Design Cfu, start of the top module:
module Cfu (
  input               cmd_valid,
  output              cmd_ready,
  input      [9:0]    cmd_payload_function_id,
  input      [31:0]   cmd_payload_inputs_0,
  input      [31:0]   cmd_payload_inputs_1,
  output reg          rsp_valid,
  input               rsp_ready,
  output reg [31:0]   rsp_payload_outputs_0,
  input               reset,
  input               clk
);
wire  [2:0] opcode;
wire  is_setting_mode, is_resetting_acc, is_accumlating, is_loading_upper;
reg         mode;  
reg   [31:0] upper_bitblade_in_a;
reg   [31:0] upper_bitblade_in_b;
wire  [63:0] bitblade_in_a;
wire  [63:0] bitblade_in_b;
wire  [31:0] bitblade_out_c;
assign opcode = cmd_payload_function_id[2:0];
assign is_setting_mode =  (cmd_valid) && (opcode == 0);
assign is_resetting_acc = (cmd_valid) && (opcode == 1);
assign is_loading_upper = (cmd_valid) && (opcode == 2);
assign is_accumlating =   (cmd_valid) && (opcode == 3);
always @(posedge clk) begin
  if (reset)
    mode <= 0;  
  else if (is_setting_mode)
    mode <= cmd_payload_function_id[3];
end
assign cmd_ready = ~rsp_valid;
always @(posedge clk) begin
  if (reset)          rsp_valid <= 1'b0;
  else if (rsp_valid) rsp_valid <= ~rsp_ready;   
  else if (cmd_valid) rsp_valid <= 1'b1;         
end
always @(posedge clk) begin
  if (reset)
    rsp_payload_outputs_0 <= 32'b0;
  else if (is_resetting_acc)
    rsp_payload_outputs_0 <= 32'b0;
  else if (is_accumlating)
  ...
For scale: ~2300 cells after synthesis, ~98 flip-flops, roughly 110 I/O pins, ~0.017 mm^2 of cells after synthesis.
==> flow/config.mk <==
export PLATFORM = sky130hd
export DESIGN_NAME = Cfu
export DESIGN_NICKNAME = Cfu
export VERILOG_FILES = /design/flow/design.v
export SDC_FILE = /design/flow/constraint.sdc
export NUM_CORES = 4
export LEC_CHECK = 0
export ABC_AREA = 1
export CAP_MARGIN = 30
export CELL_PAD_IN_SITES_GLOBAL_PLACEMENT = 1
export CORE_MARGIN = 2
export CORE_UTILIZATION = 66
export GPL_ROUTABILITY_DRIVEN = 0
export GPL_TIMING_DRIVEN = 1
export HOLD_SLACK_MARGIN = 0.03
export MAX_ROUTING_LAYER = met5
export MIN_ROUTING_LAYER = met2
export PLACE_DENSITY = 0.75
export SETUP_SLACK_MARGIN = -0.3
export SLEW_MARGIN = 20
export TNS_END_PERCENT = 20
==> flow/constraint.sdc <==
create_clock -name core_clock -period 13.5 [get_ports {clk}]
set_input_delay 2.7000 -clock core_clock [delete_from_list [all_inputs] [get_ports {clk}]]
set_output_delay 2.7000 -clock core_clock [all_outputs]
set_load 0.01 [all_outputs]
run.sh (not shown) runs the stock make flow with config.mk's settings and CLKGATE_MAP_FILE=.
The baseline died in 3_3_place_gp, error GPL-0301.
Then changed:
- ABC_AREA: 1 -> unset
- CAP_MARGIN: 30 -> 20
- CELL_PAD_IN_SITES_GLOBAL_PLACEMENT: 1 -> unset
- CORE_UTILIZATION: 66 -> 40
- GPL_ROUTABILITY_DRIVEN: 0 -> unset
- GPL_TIMING_DRIVEN: 1 -> unset
- HOLD_SLACK_MARGIN: 0.03 -> unset
- MAX_ROUTING_LAYER: met5 -> unset
- MIN_ROUTING_LAYER: met2 -> unset
- PLACE_DENSITY: 0.75 -> unset
- SETUP_SLACK_MARGIN: -0.3 -> 2.05
- TNS_END_PERCENT: 20 -> unset
Effect:
- The new run completed with no timing, DRC or antenna violations
- die size went up by well over a third
- area after synthesis went down by a few percent
- synthesized cell count went down by about a fifth
Then changed:
- CORE_MARGIN: 2 -> 6
- GPL_ROUTABILITY_DRIVEN: unset -> 0
- SETUP_SLACK_MARGIN: 2.05 -> 3.81
The changed run produced a clean layout.
Routed wire length is higher by about 3%.
Non-clock buffer count is higher by 18.
Core utilization is higher by 1.6 points.
Area after synthesis stays the same.
Final area is higher by 1.7%.
Die size is higher by about 8%.
Fmax hardly moves.


Cfu again, from the RTL that the note above started with.
make LEC_CHECK=0 CAP_MARGIN=20 CORE_MARGIN=2 CORE_UTILIZATION=72 PLACE_DENSITY_LB_ADDON=0.24 SLEW_MARGIN=20 finish   # period 12.7 ns
The starting point died in 5_1_grt (GRT-0232).
Then changed:
--- a/flow/config.mk
+++ b/flow/config.mk
@@ -8,5 +8,4 @@
 export CAP_MARGIN = 20
 export CORE_MARGIN = 2
-export CORE_UTILIZATION = 72
-export PLACE_DENSITY_LB_ADDON = 0.24
+export CORE_UTILIZATION = 17
 export SLEW_MARGIN = 20
==> flow/constraint.sdc (replaced) <==
create_clock -name core_clock -period 15.3 [get_ports {clk}]
set_input_delay 3.0600 -clock core_clock [delete_from_list [all_inputs] [get_ports {clk}]]
set_output_delay 3.0600 -clock core_clock [all_outputs]
set_load 0.01 [all_outputs]
After rerunning: Now the flow ran to the end with no violations; area after synthesis stays the same; die area came out higher to 4.1 times its value; synthesized cell count stays the same.
Then changed:
--- a/flow/config.mk
+++ b/flow/config.mk
@@ -8,4 +8,5 @@
 export CAP_MARGIN = 20
 export CORE_MARGIN = 2
-export CORE_UTILIZATION = 17
+export CORE_UTILIZATION = 72
+export PLACE_DENSITY_LB_ADDON = 0.24
 export SLEW_MARGIN = 20
==> flow/constraint.sdc (replaced) <==
create_clock -name core_clock -period 13.5 [get_ports {clk}]
set_input_delay 2.7000 -clock core_clock [delete_from_list [all_inputs] [get_ports {clk}]]
set_output_delay 2.7000 -clock core_clock [all_outputs]
set_load 0.01 [all_outputs]
=> The changed run did not get past 5_1_grt (GRT-0232). Synthesized area stays the same. Synthesized cell count does not change. Die area decreases by 76%.
Then changed:
==> flow/config.mk (replaced) <==
export PLATFORM = sky130hd
export DESIGN_NAME = Cfu
export DESIGN_NICKNAME = Cfu
export VERILOG_FILES = /design/flow/design.v
export SDC_FILE = /design/flow/constraint.sdc
export NUM_CORES = 4
export LEC_CHECK = 0
export CAP_MARGIN = 35
export CORE_MARGIN = 6
export CORE_UTILIZATION = 40
export CTS_CLUSTER_DIAMETER = 285
export GPL_ROUTABILITY_DRIVEN = 0
export GPL_TIMING_DRIVEN = 0
export SETUP_SLACK_MARGIN = 3.81
export SLEW_MARGIN = 20
Result:
- With this change the flow finished with timing, DRC and antenna clean
- area after synthesis is unchanged
- synthesized cell count is unchanged
- die area increases by 92%
Then changed:
==> flow/config.mk (replaced) <==
export PLATFORM = sky130hd
export DESIGN_NAME = Cfu
export DESIGN_NICKNAME = Cfu
export VERILOG_FILES = /design/flow/design.v
export SDC_FILE = /design/flow/constraint.sdc
export NUM_CORES = 4
export LEC_CHECK = 0
export ABC_AREA = 1
export CAP_MARGIN = 30
export CELL_PAD_IN_SITES_GLOBAL_PLACEMENT = 1
export CORE_MARGIN = 2
export CORE_UTILIZATION = 56
export GPL_ROUTABILITY_DRIVEN = 0
export GPL_TIMING_DRIVEN = 0
export HOLD_SLACK_MARGIN = 0.03
export MAX_ROUTING_LAYER = met5
export SETUP_SLACK_MARGIN = 1.01
export SLEW_MARGIN = 20
export TNS_END_PERCENT = 20
What happened: The changed run passed the timing, design-rule and antenna checks; die size falls by 31%; synthesized area rose by 3.7%; via count climbs by 8.9%; routed wire length went down by 3.9%; first-iteration DRC count decreases by 6.8%.


run A:
Starting RTL as in the previous note.
clock: 12.7 ns
lec_check: 0
abc_area: 1
cap_margin: 20
core_margin: 2
core_utilization: 71
cts_cluster_diameter: 224
cts_cluster_size: 15
gpl_routability_driven: 1
max_routing_layer: met5
min_routing_layer: met1
place_density_lb_addon: 0.25
setup_slack_margin: -0.16
slew_margin: 40
tns_end_percent: 5
Ran to the end and failed final checks on setup timing: run A.
Input-level comparison between run B and run A:
==> flow/config.mk <==
export PLATFORM = sky130hd
export DESIGN_NAME = Cfu
export DESIGN_NICKNAME = Cfu
export VERILOG_FILES = /design/flow/design.v
export SDC_FILE = /design/flow/constraint.sdc
export NUM_CORES = 4
export LEC_CHECK = 0
export CAP_MARGIN = 20
export CORE_MARGIN = 2
export CORE_UTILIZATION = 71
export CTS_CLUSTER_SIZE = 45
export GPL_ROUTABILITY_DRIVEN = 1
export MAX_ROUTING_LAYER = met5
export MIN_ROUTING_LAYER = met1
export PLACE_DENSITY_LB_ADDON = 0.25
export SETUP_SLACK_MARGIN = -0.16
export SLEW_MARGIN = 0
Results
Sequential share of the synthesized area sits higher in run B than in run A. Run B ended up with a lower estimated wirelength of the detail-placed design than run A did. Among run A and run B, the run that stopped before the end is run B, and it is the only one. Summary of run B over run A: floorplan core area lower; post-synth area from yosys stat decreased by 600 um2 relative to the old numbers; placed cell area went down 490 um2; die area lost 870 um2. Relative to run A, the die span in y measured on run B has decreased slightly. [compare] base=run A new=run B: netlist area before placement moved down; cell count after synthesis moved down. The cell count listed in synth_stat.txt of run B falls short of that of run A by 500.
What run C does differently from run B at the input level:
diff --git a/flow/config.mk b/flow/config.mk
--- a/flow/config.mk
+++ b/flow/config.mk
@@ -15,3 +15,4 @@
 export PLACE_DENSITY_LB_ADDON = 0.25
 export SETUP_SLACK_MARGIN = -0.16
-export SLEW_MARGIN = 0
+export SLEW_MARGIN = 40
+export TNS_END_PERCENT = 5
--- outcome ---
- Re per-instance average area after synthesis: no difference whatsoever between run B and run C.
- Reported for run B and run C, summed standard-cell area reported by yosys turned out identical to the last digit.
- Post-cts sizing count ended up about 60% lower on run C than on run B.
- As far as die outline area goes, run C and run B are indistinguishable; the numbers are identical.
- Among run B and run C, the run that stopped before the end is run B, and it is the only one.
- The lower number of setup buffers added after CTS came out of run C.
### run C -> run D
==> flow/config.mk <==
export PLATFORM = sky130hd
export DESIGN_NAME = Cfu
export DESIGN_NICKNAME = Cfu
export VERILOG_FILES = /design/flow/design.v
export SDC_FILE = /design/flow/constraint.sdc
export NUM_CORES = 4
export LEC_CHECK = 0
export CAP_MARGIN = 20
export CORE_MARGIN = 2
export CORE_UTILIZATION = 71
export PLACE_DENSITY_LB_ADDON = 0.24
export SLEW_MARGIN = 20
==> flow/constraint.sdc <==
create_clock -name core_clock -period 13.3 [get_ports {clk}]
set_input_delay 2.6600 -clock core_clock [delete_from_list [all_inputs] [get_ports {clk}]]
set_output_delay 2.6600 -clock core_clock [all_outputs]
set_load 0.01 [all_outputs]
Notes after the runs:
- Seen in the log of run D: GRT-0232 during global routing, after which the run never completed.
- Diff run C -> run D: portion of netlist area occupied by mux cells barely changed; total half-perimeter wirelength after legalization and detailed placement dropped 5.5%; number of gates given a new drive strength after cts climbed 155.
- In the tables for run C and run D, worst slack at placement reads lower with run C.
- Summary of run D over run C: cell area after placement fell by about 1.2%; count of buffers added by post-CTS timing repair for setup rose by 28.
Relative to run D, the following input files were edited for run E:
diff --git a/flow/config.mk b/flow/config.mk
--- a/flow/config.mk
+++ b/flow/config.mk
@@ -8,5 +8,4 @@
 export CAP_MARGIN = 20
 export CORE_MARGIN = 2
-export CORE_UTILIZATION = 71
-export PLACE_DENSITY_LB_ADDON = 0.24
+export CORE_UTILIZATION = 51
 export SLEW_MARGIN = 20
==> flow/constraint.sdc <==
create_clock -name core_clock -period 13.5 [get_ports {clk}]
set_input_delay 2.7000 -clock core_clock [delete_from_list [all_inputs] [get_ports {clk}]]
set_output_delay 2.7000 -clock core_clock [all_outputs]
set_load 0.01 [all_outputs]
[summary]
Run E closes out successfully: all stages finished, all timing, DRC and antenna checks passed. Summary of run E over run D: initial standard-cell utilization of the core moved down, post-synthesis share of cell area spent on full adders, half adders and majority gates ~0 delta, half-perimeter wire length after detailed placement now larger, count of placed standard cells including taps up 127.
> inputs changed (run E -> run F)
diff --git a/flow/config.mk b/flow/config.mk
--- a/flow/config.mk
+++ b/flow/config.mk
@@ -7,5 +7,11 @@
 export LEC_CHECK = 0
 export CAP_MARGIN = 20
+export CORE_ASPECT_RATIO = 1.77
 export CORE_MARGIN = 2
-export CORE_UTILIZATION = 51
+export CORE_UTILIZATION = 69
+export CTS_CLUSTER_DIAMETER = 108
+export CTS_CLUSTER_SIZE = 15
+export MAX_ROUTING_LAYER = met4
+export SETUP_SLACK_MARGIN = -1.25
 export SLEW_MARGIN = 20
+export TNS_END_PERCENT = 5
Results
- Run F: flow complete, layout not clean; failing: setup timing
- Run F vs run E: post-detailed-route wirelength per cell up by more than 10%
- Taking run E as the reference point, the measured slew at the worst slew-check pin of run F falls by 0.22 ns.
- Total core area came out lower on run F than on run E.
- Between run E and run F, sum of negative setup slack decreased.
- Compared to run E, the router laid down more metal wire for run F.
- Utilization of the core after routing: run F higher than run E
